==> run K: inputs <==
==> flow/design.v (excerpt) <==
module connect_four(
    input clock,
    input reset,                        
    input rbtn, lbtn, mbtn, bbtn,
    output logic [7:0] row, greenColumn, blueColumn  
    );
make LEC_CHECK=0 CAP_MARGIN=20 CELL_PAD_IN_SITES_DETAIL_PLACEMENT=1 CORE_MARGIN=7 CORE_UTILIZATION=40 CTS_CLUSTER_DIAMETER=231 GPL_TIMING_DRIVEN=0 MIN_ROUTING_LAYER=met2 SLEW_MARGIN=20 TNS_END_PERCENT=95 finish   # period 10.0 ns
run.sh (not shown) runs the stock make flow with config.mk's settings and CLKGATE_MAP_FILE=.
==> run Z (differences from run K) <==
==> flow/config.mk (replaced) <==
export PLATFORM = sky130hd
export DESIGN_NAME = connect_four
export DESIGN_NICKNAME = connect_four
export VERILOG_FILES = /design/flow/design.v
export SDC_FILE = /design/flow/constraint.sdc
export NUM_CORES = 4
export LEC_CHECK = 0
export CAP_MARGIN = 20
export CORE_MARGIN = 2
export CORE_UTILIZATION = 40
export PLACE_DENSITY = 0.6
export SETUP_SLACK_MARGIN = 0.76
export SLEW_MARGIN = 20
==> flow/constraint.sdc (replaced) <==
create_clock -name core_clock -period 4.94 [get_ports {clock}]
set_input_delay 0.9880 -clock core_clock [delete_from_list [all_inputs] [get_ports {clock}]]
set_output_delay 0.9880 -clock core_clock [all_outputs]
set_load 0.01 [all_outputs]
==> comparison <==
Against run K, the cell area of run Z is smaller by about 2%.
Against run Z, the die size of run K is higher by 11%.
In run K the via count is higher than in run Z, by 47%.
Sequential share of layout area: run Z is higher than run K (0.75 points).
Of run K and run Z, run Z has the higher combinational power (gap 35%, measured against run Z).
First-iteration DRC count: run Z is lower than run K (about 70%).
==> figures <==
metric                                                     run K                run Z
Result of the run               no timing/DRC/antenna violations  no timing/DRC/antenna violations
R2R Path End                                  game.blue_grid[58]  game.green_grid[11]
Register fraction of the total cell area                   36.0%                36.8%
Total sequential power                                   1010 uW              2040 uW
Post-route total power                                   2280 uW              4260 uW
Standby leakage power                                 0.00485 uW           0.00474 uW
P_int                                                    1770 uW              3350 uW
Die Span Y                                                189 um               179 um
Global-route wire length before repair                 66,100 um            52,100 um
Total met2 wirelength after detailed routing           20,300 um            14,600 um
Setup slack after placement                              4390 ps               842 ps
Number of rows created at floorplan                           63                   64
Worst setup path endpoint                          blueColumn[6]        blueColumn[5]


==> v24 <==
Starting RTL as in the previous note.
==> flow/config.mk <==
export PLATFORM = sky130hd
export DESIGN_NAME = connect_four
export DESIGN_NICKNAME = connect_four
export VERILOG_FILES = /design/flow/design.v
export SDC_FILE = /design/flow/constraint.sdc
export NUM_CORES = 4
export LEC_CHECK = 0
export ABC_AREA = 1
export CAP_MARGIN = 20
export CORE_MARGIN = 2
export CORE_UTILIZATION = 72
export CTS_CLUSTER_DIAMETER = 97
export CTS_CLUSTER_SIZE = 13
export PLACE_DENSITY_LB_ADDON = 0.14
export SETUP_SLACK_MARGIN = 0.14
export SLEW_MARGIN = 20
==> flow/constraint.sdc <==
create_clock -name core_clock -period 2.74 [get_ports {clock}]
set_input_delay 0.5480 -clock core_clock [delete_from_list [all_inputs] [get_ports {clock}]]
set_output_delay 0.5480 -clock core_clock [all_outputs]
set_load 0.01 [all_outputs]
==> v38: changes against v24 <==
- ABC_AREA: 1 -> default
- CELL_PAD_IN_SITES_DETAIL_PLACEMENT: default -> 0
- CELL_PAD_IN_SITES_GLOBAL_PLACEMENT: default -> 0
- CORE_ASPECT_RATIO: default -> 0.55
- CORE_UTILIZATION: 72 -> 66
- CTS_CLUSTER_DIAMETER: 97 -> default
- CTS_CLUSTER_SIZE: 13 -> default
- GPL_TIMING_DRIVEN: default -> 1
- PLACE_DENSITY_LB_ADDON: 0.14 -> 0.08
- SETUP_SLACK_MARGIN: 0.14 -> -0.29
- TNS_END_PERCENT: default -> 40
==> flow/constraint.sdc (replaced) <==
create_clock -name core_clock -period 4.22 [get_ports {clock}]
set_input_delay 0.8440 -clock core_clock [delete_from_list [all_inputs] [get_ports {clock}]]
set_output_delay 0.8440 -clock core_clock [all_outputs]
set_load 0.01 [all_outputs]
==> notes <==
- v38 completed without violations. v24 completed, yet does not pass: setup timing.
- Cell count: v24 is higher than v38 (37%).
- Worst hold slack: v38 is better than v24 (0.015 ns).
- Against v38, the non-clock buffer count of v24 is higher by 47.
- Against v24, the maximum frequency of v38 is lower by about 26%.
- Power: v38 is lower than v24 (31%).
- Combinational power: v38 is lower than v24 (about 70%).
- Between v38 and v24, the lower global-route usage is in v38 (gap 3.5 points).
- Flip-flop count is the same in v38 and v24.
- Against v24, the first-iteration DRC count of v38 is smaller by 36%.
- Against v24, the worst setup slack of v38 is higher by 0.42 ns.


==> inputs of run a <==
Starting RTL as in the previous note.
## connect_four
module connect_four(
    input clock,
    input reset,                        
    input rbtn, lbtn, mbtn, bbtn,
    output logic [7:0] row, greenColumn, blueColumn  
    );
    logic inter_clock, db_mbtn, db_bbtn, db_lbtn, db_rbtn;
    logic [7:0][7:0] blue_gridTest, green_gridTest;
    logic [2:0] position;
    logic [7:0] topRow;
    clk_div MYCLOCK (
        .clk(clock),
        .reset(reset),
        .sclk(inter_clock)
    );   
    debounce_one_shot debouncer1 (
        .CLK(clock),
        .EN(inter_clock),
        .RST(reset),
        .BTN(mbtn),
        .DB_BTN(db_mbtn)
    );
    debounce_one_shot debouncer2 (
        .CLK(clock),
        .EN(inter_clock),
        .RST(reset),
        .BTN(bbtn),
        .DB_BTN(db_bbtn)
    );
    debounce_one_shot debouncer3 (   
        .CLK(clock),
        .EN(inter_clock),
        .RST(reset),
        .BTN(rbtn),
        .DB_BTN(db_rbtn)
    );
    debounce_one_shot debouncer4 (   
        .CLK(clock),
        .EN(inter_clock),
        .RST(reset),
        .BTN(lbtn),
        .DB_BTN(db_lbtn)
    );
    position_mover mover(
        .RBTN(db_rbtn),
        .LBTN(db_lbtn),
        .rst(db_bbtn),
        .clock(clock),
        .en(inter_clock),
        .reset(reset),
        .columnPosition(position)
    );
    game_state game(
        .clock(clock),
        .en(inter_clock),
        .reset(reset),
        .rst(db_bbtn),
        .select(db_mbtn),
        .columnPosition(position),
        .green_grid(green_gridTest),
        .blue_grid(blue_gridTest)
    );
    matrix_driver driver (
        .clock(clock),
        .en(inter_clock),
        .reset(reset),
        .blue_grid(blue_gridTest),
        .green_grid(green_gridTest),
  ...
clock: 2.95 ns
lec_check: 0
cap_margin: 20
cell_pad_in_sites_detail_placement: 0
cell_pad_in_sites_global_placement: 0
core_aspect_ratio: 1.16
core_margin: 2
core_utilization: 72
cts_cluster_size: 13
gpl_timing_driven: 1
place_density_lb_addon: 0.08
slew_margin: 20
tns_end_percent: 40
==> run b: changes against run a <==
==> flow/config.mk (replaced) <==
export PLATFORM = sky130hd
export DESIGN_NAME = connect_four
export DESIGN_NICKNAME = connect_four
export VERILOG_FILES = /design/flow/design.v
export SDC_FILE = /design/flow/constraint.sdc
export NUM_CORES = 4
export LEC_CHECK = 0
export CAP_MARGIN = 20
export CORE_MARGIN = 2
export CORE_UTILIZATION = 65
export SETUP_SLACK_MARGIN = 1.81
export SLEW_MARGIN = 20
==> flow/constraint.sdc (replaced) <==
create_clock -name core_clock -period 7.29 [get_ports {clock}]
set_input_delay 1.4580 -clock core_clock [delete_from_list [all_inputs] [get_ports {clock}]]
set_output_delay 1.4580 -clock core_clock [all_outputs]
set_load 0.01 [all_outputs]
==> results <==
| item | run a | run b |
|---|---|---|
| Run status | failed layout checks | no timing/DRC/antenna violations |
| Reasons for failing layout checks | setup timing | - |
| FP Util | 0.7322 | 0.6588 |
| Via count of the first global-routing pass | 10980 | 9806 |
| Relative slew slack | 0.3405 | 0.2528 |
| Sequential share of power | 0.494 | 0.499 |
| Post-Route Setup TNS | -0.009912 ns | 0 ns |
| Via density per instance | 6.855 | 6.420 |
| Aggregate routed wire length | 36.37 mm | 30.69 mm |
| Cell count along the critical path | 8 | 13 |
| Number of antenna violations at the first check in global routing | 1 | 0 |
| Switching Share | 0.2084 | 0.2132 |
| Final net count | 1475 | 1381 |
| Die Outline Area | 18060 sq um | 19940 sq um |
| Combinational share of power | 0.019 | 0.016 |
| Height of the die | 144.4 um | 141.2 um |
| Clock insertion delay at the later pin of the skew report | 0.53 ns | 0.54 ns |
| Number of DRC markers after the initial detailed-route iteration | 1434 | 805 |
| Largest vdd supply drop | 0.0004998 V | 0.0001611 V |
No activity file was given, so power comes from the tool's default toggle rates.
